==> flow/design.v <==
`timescale 1ns / 1ps
module fir_filter
#(
    parameter NUM_ELEMENTS = 7
)
(
    input clk,
    input rst,
    input [ 7 : 0 ] weight_data,
    input [ 2 : 0 ] weight_idx,
    input weight_valid,
    output weight_ready,
    input [ 7 : 0 ] input_data,
    input input_valid,
    output input_ready,
    output [ 15 : 0 ] output_data,
    input output_ready,
    output output_valid
);
    assign weight_ready = 1;
    assign input_ready = 1;
    assign output_valid = 1;
    reg [7:0] weights [NUM_ELEMENTS-1:0];
    reg [7:0] values [NUM_ELEMENTS-1:0];
    integer i;
    always@(posedge clk)begin
        if (rst)begin
            for (i = 0; i< NUM_ELEMENTS; i = i+1)
                weights[i] = 0;
        end else if (weight_valid)
            weights[weight_idx] = weight_data;
        for (i = NUM_ELEMENTS-1; i> 0; i=i-1)begin
            values[i] <= rst?0:values[i-1];
        end
        values[0] <= rst?0:input_data;
    end
    wire [15:0] intermediate_sums [NUM_ELEMENTS-1:0];
    assign output_data = intermediate_sums[NUM_ELEMENTS-1];  
    generate
        genvar j;
        for (j = 0; j<NUM_ELEMENTS; j=j+1)begin:summation
            assign intermediate_sums[j] = (j?intermediate_sums[j-1]:0) + values[j]*weights[j];
        end
    endgenerate
endmodule
Settings: LEC_CHECK=0, ABC_AREA=1, CAP_MARGIN=0, CORE_ASPECT_RATIO=0.75, CORE_MARGIN=2, CORE_UTILIZATION=72, CTS_CLUSTER_DIAMETER=244, CTS_CLUSTER_SIZE=93, HOLD_SLACK_MARGIN=-0.04, PLACE_DENSITY=0.38, SLEW_MARGIN=20, TNS_END_PERCENT=10; clock period 6.32 ns.
run.sh (not shown) runs the stock make flow with config.mk's settings and CLKGATE_MAP_FILE=.
The starting point produced a layout that fails on negative setup slack.
Next try:
Settings changed: ABC_AREA 1 to unset, CAP_MARGIN 0 to 20, CORE_ASPECT_RATIO 0.75 to unset, CORE_UTILIZATION 72 to 40, CTS_CLUSTER_DIAMETER 244 to unset, CTS_CLUSTER_SIZE 93 to unset, HOLD_SLACK_MARGIN -0.04 to unset, PLACE_DENSITY 0.38 to unset, TNS_END_PERCENT 10 to unset.
Clock period 6.32 ns to 13.0 ns, I/O delays scaled along.
Result: This time the run finished clean; final area decreases by 11%; wire length decreases by 15%; first-iteration DRC count decreases by 50%; count of clock-buffer cells in the layout increases by 2; total power decreases by 62%; sequential power decreases by 50%; worst setup slack gets better by 3.9 ns; core utilization decreases by 40 points; clock skew decreases by 0.013 ns; synthesized area decreases by 5.7%.

// fir_filter: RTL as listed in full above, without the edits since
Settings: LEC_CHECK=0, ABC_AREA=1, CAP_MARGIN=20, CORE_MARGIN=2, CORE_UTILIZATION=72, CTS_CLUSTER_DIAMETER=400, CTS_CLUSTER_SIZE=98, SLEW_MARGIN=20; clock period 7.34 ns.
The baseline finished with negative setup slack left.
Change:
ABC_AREA = unset   (was 1)
CORE_UTILIZATION = 20   (was 72)
CTS_CLUSTER_DIAMETER = unset   (was 400)
CTS_CLUSTER_SIZE = unset   (was 98)
clock period = 11.4 ns   (was 7.34 ns; I/O delays follow)
After rerunning: This time the run went through all stages and came out clean; clock power shrinks by 33%; cell count grows by 8.2%; sequential cell count is unchanged; worst setup slack is better by 1.8 ns; via count shrinks by 22%; total power shrinks by 55%; final area shrinks by 8.1%; utilization shrinks by 62 points; area after synthesis shrinks by 5.7%; worst hold slack is better by 0.088 ns.
Change:
CORE_UTILIZATION = 66   (was 20)
CTS_CLUSTER_DIAMETER = 258   (was unset)
CTS_CLUSTER_SIZE = 98   (was unset)
clock period = 13.0 ns   (was 11.4 ns; I/O delays follow)
The new run went through all stages and came out clean.
Wire length is lower by about 1.2%.
First-iteration DRC count rose by about 44%.
Worst setup slack is better by 1.4 ns.
Combinational power fell by about 10%.

Setup of exp/harbor:
RTL: the design.v shown in full above, as it stands there.
clock: 6.55 ns
lec_check: 0
cap_margin: 20
cell_pad_in_sites_global_placement: 2
core_margin: 2
core_utilization: 40
hold_slack_margin: -0.01
max_routing_layer: met4
setup_slack_margin: 1.75
slew_margin: 20
tns_end_percent: 40
The flow for exp/harbor finished, though final verification flagged negative setup slack.
Input-level comparison between exp/quartz and exp/harbor:
# exp/harbor
export LEC_CHECK = 0
export CAP_MARGIN = 20
export CELL_PAD_IN_SITES_GLOBAL_PLACEMENT = 2
export CORE_MARGIN = 2
export CORE_UTILIZATION = 40
export HOLD_SLACK_MARGIN = -0.01
export MAX_ROUTING_LAYER = met4
export SETUP_SLACK_MARGIN = 1.75
export SLEW_MARGIN = 20
export TNS_END_PERCENT = 40
create_clock -name core_clock -period 6.55 [get_ports {clk}]
# exp/quartz
export LEC_CHECK = 0
export ABC_AREA = 1
export CAP_MARGIN = 20
export CORE_MARGIN = 2
export CORE_UTILIZATION = 72
export SLEW_MARGIN = 20
create_clock -name core_clock -period 11.5 [get_ports {clk}]
## What came out
In summary, exp/quartz completed successfully, with a layout that passed the timing, design-rule and antenna checks.
Side by side, final layout net count turned out higher in exp/quartz than in exp/harbor.
Diff exp/harbor -> exp/quartz: number of clock buffer instances in the layout decreased 3, utilization increased 28 points, growth of design area from synthesis to finish decreased 16 points, total power decreased about 50%, number of tap cells added at floorplan decreased 44%.
## Diff of input files: exp/maple against exp/quartz
# exp/quartz
export LEC_CHECK = 0
export ABC_AREA = 1
export CAP_MARGIN = 20
export CORE_MARGIN = 2
export CORE_UTILIZATION = 72
export SLEW_MARGIN = 20
create_clock -name core_clock -period 11.5 [get_ports {clk}]
# exp/maple
export LEC_CHECK = 0
export CAP_MARGIN = 20
export CORE_MARGIN = 2
export CORE_UTILIZATION = 64
export SLEW_MARGIN = 20
export TNS_END_PERCENT = 5
create_clock -name core_clock -period 9.99 [get_ports {clk}]
Notes after the runs:
exp/maple against exp/quartz; estimated wirelength of the detail-placed design is up slightly.
Part of the total power dissipated in the clock network: lower on exp/maple
exp/maple vs. exp/quartz: area share of fa/ha/maj cells after synthesis went up by 3.1 points.
Between exp/quartz and exp/maple, the flow reports routed wire length increasing slightly.
Changes observed in exp/maple relative to exp/quartz: largest stage delay on the critical path -0.16 ns; multi-input logic cell count -4.9%; standard-cell row count saw an increase.

RTL: the design.v shown in full above, as it stands there.
make LEC_CHECK=0 CAP_MARGIN=20 CORE_MARGIN=2 CORE_UTILIZATION=72 CTS_CLUSTER_DIAMETER=29 CTS_CLUSTER_SIZE=34 PLACE_DENSITY=0.7 SETUP_SLACK_MARGIN=0.94 SLEW_MARGIN=20 finish   # period 7.94 ns
The starting point completed and failed the layout checks on setup timing.
Then changed:
Settings changed: ABC_AREA from default to 1, PLACE_DENSITY 0.7 to 0.35.
Clock period 7.94 ns to 7.74 ns, I/O delays scaled along.
Result: The new run completed and failed the layout checks on setup timing; worst hold slack loses 0.056 ns; die area came out higher by 5.8%; clock power grows by 5.5%.
Then changed:
Settings changed: CTS_CLUSTER_DIAMETER 29 to 400, CTS_CLUSTER_SIZE 34 to 98, PLACE_DENSITY 0.35 to default, SETUP_SLACK_MARGIN 0.94 to default.
Clock period 7.74 ns to 8.78 ns, I/O delays scaled along.
The new run finished with setup timing left.
Non-clock buffer count decreases by 49.
Clock-buffer cell count stays the same.
Worst setup slack gains 0.68 ns.
Wire length decreases by 0.91%.
Worst hold slack loses 0.0095 ns.
Final cell count decreases by 1.6%.
Utilization decreases by 1.9 points.
Via count decreases by about 1.1%.
Total power decreases by about 5%.
Synthesized cell count stays the same.
Then changed:
Settings changed: ABC_AREA 1 to default, CTS_CLUSTER_DIAMETER 400 to 40, CTS_CLUSTER_SIZE 98 to default, MAX_ROUTING_LAYER from default to met4, SETUP_SLACK_MARGIN from default to -0.49.
Clock period 8.78 ns to 8.1 ns, I/O delays scaled along.
Result: The new run finished with setup timing left. Power went down by about a fifth. Cell count went down by about a fifth. Wire length went down by roughly a tenth. Clock skew went down by 0.0058 ns. Global-route usage went down by 0.96 points. Worst setup slack degrades by 0.97 ns. Cell area went down by a few percent. Non-clock buffer count went down by 12. Worst hold slack improves by 0.060 ns.

RTL: the design.v shown in full above, as it stands there.
clock: 13.8 ns
lec_check: 0
cap_margin: 20
core_aspect_ratio: 1.43
core_margin: 2
core_utilization: 57
cts_cluster_diameter: 261
cts_cluster_size: 88
gpl_timing_driven: 1
hold_slack_margin: -0.02
min_routing_layer: met1
place_density_lb_addon: 0.25
slew_margin: 20
The starting point ran to the end with no violations.
==> next run, changes <==
==> flow/config.mk (replaced) <==
export PLATFORM = sky130hd
export DESIGN_NAME = fir_filter
export DESIGN_NICKNAME = fir_filter
export VERILOG_FILES = /design/flow/design.v
export SDC_FILE = /design/flow/constraint.sdc
export NUM_CORES = 4
export LEC_CHECK = 0
export CAP_MARGIN = 20
export CORE_MARGIN = 2
export CORE_UTILIZATION = 59
export CTS_CLUSTER_DIAMETER = 221
export SETUP_SLACK_MARGIN = 0.26
export SLEW_MARGIN = 20
==> flow/constraint.sdc (replaced) <==
create_clock -name core_clock -period 10.5 [get_ports {clk}]
set_input_delay 2.1000 -clock core_clock [delete_from_list [all_inputs] [get_ports {clk}]]
set_output_delay 2.1000 -clock core_clock [all_outputs]
set_load 0.01 [all_outputs]
Result: Combinational power increases by well over a third. Clock skew hardly moves. Non-clock buffer count increases by 19. Cell area increases slightly. Total power increases by well over a third. Clock power increases by a quarter to a third.
==> next run, changes <==
--- a/flow/config.mk
+++ b/flow/config.mk
@@ -8,6 +8,4 @@
 export CAP_MARGIN = 20
 export CORE_MARGIN = 2
-export CORE_UTILIZATION = 59
-export CTS_CLUSTER_DIAMETER = 221
-export SETUP_SLACK_MARGIN = 0.26
+export CORE_UTILIZATION = 40
 export SLEW_MARGIN = 20
==> flow/constraint.sdc (replaced) <==
create_clock -name core_clock -period 11.4 [get_ports {clk}]
set_input_delay 2.2800 -clock core_clock [delete_from_list [all_inputs] [get_ports {clk}]]
set_output_delay 2.2800 -clock core_clock [all_outputs]
set_load 0.01 [all_outputs]
Worst hold slack improved by 38 ps. Clock skew shrinks by 6.3 ps. Critical path depth shrinks by 3. Wire length shrinks by 4.3%. Sequential power shrinks by 7.5%. Sequential cell count stays the same. Sequential share of layout area barely changes.
==> next run, changes <==
--- a/flow/config.mk
+++ b/flow/config.mk
@@ -6,6 +6,10 @@
 export NUM_CORES = 4
 export LEC_CHECK = 0
+export ABC_AREA = 1
 export CAP_MARGIN = 20
+export CORE_ASPECT_RATIO = 0.78
 export CORE_MARGIN = 2
 export CORE_UTILIZATION = 40
+export CTS_CLUSTER_DIAMETER = 274
+export CTS_CLUSTER_SIZE = 26
 export SLEW_MARGIN = 20
==> flow/constraint.sdc (replaced) <==
create_clock -name core_clock -period 13.0 [get_ports {clk}]
set_input_delay 2.6000 -clock core_clock [delete_from_list [all_inputs] [get_ports {clk}]]
set_output_delay 2.6000 -clock core_clock [all_outputs]
set_load 0.01 [all_outputs]
- wire length grows by about 6%
- final area grows by about 4%
- area after synthesis grows by about 6%
- global-route usage shrinks by 0.22 points
- power shrinks by about 5.4%
- core utilization shrinks by 0.94 points
- worst hold slack gets worse by 24 ps
- non-clock buffer count shrinks by 2
- clock skew is about the same
- clock power shrinks by about 9%
- clock-buffer cell count shrinks by 2
==> next run, changes <==
--- a/flow/config.mk
+++ b/flow/config.mk
@@ -8,8 +8,10 @@
 export ABC_AREA = 1
 export CAP_MARGIN = 20
-export CORE_ASPECT_RATIO = 0.78
+export CORE_ASPECT_RATIO = 1.06
 export CORE_MARGIN = 2
 export CORE_UTILIZATION = 40
-export CTS_CLUSTER_DIAMETER = 274
-export CTS_CLUSTER_SIZE = 26
+export CTS_CLUSTER_DIAMETER = 393
+export CTS_CLUSTER_SIZE = 100
+export SETUP_SLACK_MARGIN = 3.89
 export SLEW_MARGIN = 20
+export TNS_END_PERCENT = 5
Outcome: The changed run completed with no timing, DRC or antenna violations; worst hold slack gets worse by 80 ps; cell area is higher by a few percent; cell count is higher slightly.
==> next run, changes <==
==> flow/config.mk (replaced) <==
export PLATFORM = sky130hd
export DESIGN_NAME = fir_filter
export DESIGN_NICKNAME = fir_filter
export VERILOG_FILES = /design/flow/design.v
export SDC_FILE = /design/flow/constraint.sdc
export NUM_CORES = 4
export LEC_CHECK = 0
export CAP_MARGIN = 20
export CORE_ASPECT_RATIO = 0.56
export CORE_MARGIN = 2
export CORE_UTILIZATION = 40
export GPL_TIMING_DRIVEN = 0
export SETUP_SLACK_MARGIN = 3.51
export SLEW_MARGIN = 20
The changed run completed without violations.
Worst setup slack degrades by 500 ps.
Cell area goes down slightly.
Global-route usage rises by 1.6 points.
Hold slack improved by 47 ps.
Total power is about the same.
Non-clock buffer count rises by 48.
No activity file was given, so power comes from the tool's default toggle rates.
